Setup of run 1:
==> flow/design.v <==
module FAdd(
    input rst,
    input clk,
    input  [31:0]               a,
    input  [31:0]               b,
    output reg [31:0]           c,
    output reg [2:0]           state
);
    parameter NAN = 32'b01111111100000000000000000000001;  
    parameter ZERO = 32'b0;  
    wire a_s = a[31];
    wire b_s = b[31];
    wire [7:0] a_e = a[30:23];
    wire [7:0] b_e = b[30:23];
    wire [22:0] a_m = a[22:0];
    wire [22:0] b_m = b[22:0];
    wire a_e_max = a_e == 8'b11111111;
    wire b_e_max = b_e == 8'b11111111;
    wire a_e_min = a_e == 8'b0;
    wire b_e_min = b_e == 8'b0;
    wire a_m_min = a_m == 23'b0;
    wire b_m_min = b_m == 23'b0;
    wire a_inf = a_e_max & a_m_min;
    wire b_inf = b_e_max & b_m_min;
    wire a_nan = a_e_max & ~a_m_min;
    wire b_nan = b_e_max & ~b_m_min;
    wire a_zero = a_e_min & a_m_min;
    wire b_zero = b_e_min & b_m_min;
    wire a_denorm = a_e_min & ~a_m_min;
    wire b_denorm = b_e_min & ~b_m_min;
    wire inverse = (a_s ^ b_s) & (a_e == b_e) & (a_m == b_m);
    wire special_case = a_nan | b_nan | a_inf | b_inf | a_zero | b_zero | inverse;
    wire [31:0] special_output = (a_nan | b_nan) ? NAN :
    a_inf ? ((b_inf & (a_s ^ b_s)) ? NAN : a) :
    b_inf ? b :
    a_zero ? ((b_zero & (a_s ^ b_s) ? ZERO : b)) :
    b_zero ? a :
    inverse ? ZERO : 32'hffffffff;
    reg a_sign;
    reg b_sign;
    reg [26:0] a_add;
    reg [26:0] b_add;
    reg [7:0] a_exp;
    reg [7:0] b_exp;
    parameter READ = 3'd0,
    ALIGN = 3'd1,
    ADD = 3'd2,
    NORM = 3'd3,
    DENORM = 3'd4,
    ROUND = 3'd5,
    PACK = 3'd6,
    OUTPUT = 3'd7;
    reg c_sign;
    reg[27:0] c_add;
    reg[7:0] c_exp;
always @(posedge clk) begin
if (!rst) begin
    state <= READ;
end
else begin
case (state)
READ: begin
    a_sign <= a_s;
    b_sign <= b_s;
    a_add <= {~a_denorm, a_m, 3'b0};
    b_add <= {~b_denorm, b_m, 3'b0};
    a_exp <= a_denorm ? 8'b1 : a_e;
    b_exp <= b_denorm ? 8'b1 : b_e;
    c <= special_output;
    state <= special_case ? OUTPUT : ALIGN;
end
ALIGN: begin
    if (a_exp > b_exp) begin
        b_exp <= b_exp + 1;
        b_add <= b_add >> 1;
        b_add[0] <= b_add[0] | b_add[1];  
    end else if (a_exp < b_exp) begin
        a_exp <= a_exp + 1;
        a_add <= a_add >> 1;
        a_add[0] <= a_add[0] | a_add[1];
    end else begin
        state <= ADD;
    end
end
ADD: begin
    c_exp <= a_exp;
    if (a_sign == b_sign) begin
        c_add <= a_add + b_add;
        c_sign <= a_sign;
    end else if (a_add > b_add) begin
        c_add <= a_add - b_add;
        c_sign <= a_sign;
    end else begin
        c_add <= b_add - a_add;
        c_sign <= b_sign;
    end
    state <= NORM;
end
NORM: begin
    if (c_add[27]) begin  
        c_exp <= c_exp + 1;
        c_add <= c_add >> 1;
        c_add[0] <= c_add[0] | c_add[1];
    end else if (~c_add[26] & c_exp != 8'b0) begin  
        c_exp <= c_exp - 1;
        c_add <= c_add << 1;
    end else begin
        state <= DENORM;
    end
end
DENORM: begin
    if (c_exp == 8'b0) begin  
        c_exp <= c_exp + 1;
        c_add <= c_add >> 1;
        c_add[0] <= c_add[0] | c_add[1];
    end
    state <= ROUND;
end
ROUND: begin
    if (c_add[2] & (c_add[1] | c_add[0] | c_add[3])) begin
        c_add <= c_add + 4'b1000;
    end
    state <= PACK;
end
PACK: begin
    c[31] <= c_sign;
    c[22:0] <= c_add[25:3];
    if (c_exp == 8'b11111111) begin  
        c[30:0] <= {8'b11111111, 23'b0};
    end else if (c_add[27]) begin  
        c[30:23] <= c_exp + 1;
    end else if (~c_add[26]) begin  
        c[30:23] <= c_exp - 1;
    end else begin
        c[30:23] <= c_exp;
    end
    state <= OUTPUT;
end
OUTPUT: begin
end
endcase
end
end
endmodule
clock: 3.67 ns
lec_check: 0
cap_margin: 20
core_aspect_ratio: 1.03
core_margin: 3
core_utilization: 65
cts_cluster_diameter: 29
gpl_routability_driven: 1
min_routing_layer: met1
setup_slack_margin: 1.09
slew_margin: 20
tns_end_percent: 100
run.sh (not shown) runs the stock make flow with config.mk's settings and CLKGATE_MAP_FILE=.
Run 1: it failed with a tool error in global routing, so there are no final results.
--- input diff run 1..run 2 ---
Settings: SETUP_SLACK_MARGIN changed from 1.09 to -0.3; CORE_UTILIZATION changed from 65 to 40; TNS_END_PERCENT removed (was 100); PLACE_DENSITY_LB_ADDON newly set to 0.27; CTS_CLUSTER_SIZE newly set to 99; CTS_CLUSTER_DIAMETER changed from 29 to 397; the clock period (ns, I/O delays scaled along) changed from 3.67 to 3.3.
Run 2 vs run 1 — placed cell area rose about 10%. Diff run 2..run 1 | synthesized cell count | negligible. Relative to run 1, placeable core area increased by about 65% in run 2. Delta (run 2 minus run 1): full die area climbed about 60%, post-CTS repair timing setup buffer count dropped 95. Finished, but not clean: run 2, with setup timing.
--- input diff run 2..run 3 ---
Settings: CTS_CLUSTER_DIAMETER: 397 -> 244; CTS_CLUSTER_SIZE: 99 -> unset; SETUP_SLACK_MARGIN: -0.3 -> 0.19.
### Flow results
[flow] run 3 | stages: complete | final checks: fail | reason: setup timing
The higher share of total power in the clock network came out of run 3.
Reported for run 2 and run 3, flip-flop count turned out identical to the last digit.
The number of post-CTS setup repair buffers of run 3 exceeds that of run 2 by 15.
Diff run 2 and run 3: total number of vias lower in run 2
Run 3 vs run 2 — met1 layer wirelength in the final routing dropped by a few percent
Run 3 against run 2; power is up by more than 10%.
Edits applied to the flow inputs when going from run 3 to run 4:
Settings: swapping 244 for 29 in CTS_CLUSTER_DIAMETER; clearing PLACE_DENSITY_LB_ADDON, which used to be 0.27; clearing SETUP_SLACK_MARGIN, which used to be 0.19; swapping 40 for 65 in CORE_UTILIZATION.
Findings:
Run 4: it failed with a tool error in global routing, so there are no final results.
Of run 4 and run 3, the run reporting the higher starting density of the core was run 4.
Diff run 3 -> run 4: half-perimeter wire length after placement shows a reduction of 3300 um, fraction of synthesized cell area in xor and xnor cells level.
The total core area reported for run 4 is smaller than that of run 3 by 13000 um2.
Lower post-placement cell count goes to run 4 over run 3.
[compare] base=run 3 new=run 4: post-synthesis chip area from yosys comparable; area after synthesis comparable.
Number of gates resized after cts came out lower on run 4 than on run 3.
The lower die boundary width of run 4 and run 3 is in run 4.
For run 5, these inputs were changed with respect to run 4:
Settings: a change of CTS_CLUSTER_DIAMETER from 29 to 397; an added CTS_CLUSTER_SIZE of 99; a change of CORE_UTILIZATION from 65 to 40; an added PLACE_DENSITY_LB_ADDON of 0.27; an added SETUP_SLACK_MARGIN of -0.26.
Results
Run 5 completed end to end; final checks failed (setup timing).
On number of top-level design ports, run 4 and run 5 are neck and neck.
Between run 4 and run 5, the synthesized chip area reported by yosys figures differ only marginally.
Going from run 4 to run 5, horizontal die size grows by 38 um.
Input changes introduced in run 6 (baseline for comparison: run 5):
Settings: removing PLACE_DENSITY_LB_ADDON (formerly 0.27); removing CORE_ASPECT_RATIO (formerly 1.03); removing CTS_CLUSTER_SIZE (formerly 99); changing CORE_MARGIN from 3 to 2; removing SETUP_SLACK_MARGIN (formerly -0.26); removing CTS_CLUSTER_DIAMETER (formerly 397); removing GPL_ROUTABILITY_DRIVEN (formerly 1); removing MIN_ROUTING_LAYER (formerly met1); changing the clock period (ns, I/O delays scaled along) from 3.3 to 5.36.
==> comparison <==
- Number of global-route vias before repair is higher on run 5
- Combinational fraction of design power, run 5 and run 6: higher on run 5
- The final standard cell count with taps included and fillers excluded in run 6 is 0.882 times that in run 5.
- Against run 5, run 6 comes in 4 lower on cell count of the worst reg-to-reg path.
- Run 6 did not stop at any stage, and its layout met the timing, design-rule and antenna checks.
- Run 5 ran in full, but the layout does not pass; the checks complain about setup timing.
- Worst setup path startpoint = b_add[3]: run 6; worst setup path startpoint = b_add[13]: run 5
No activity file was given, so power comes from the tool's default toggle rates.
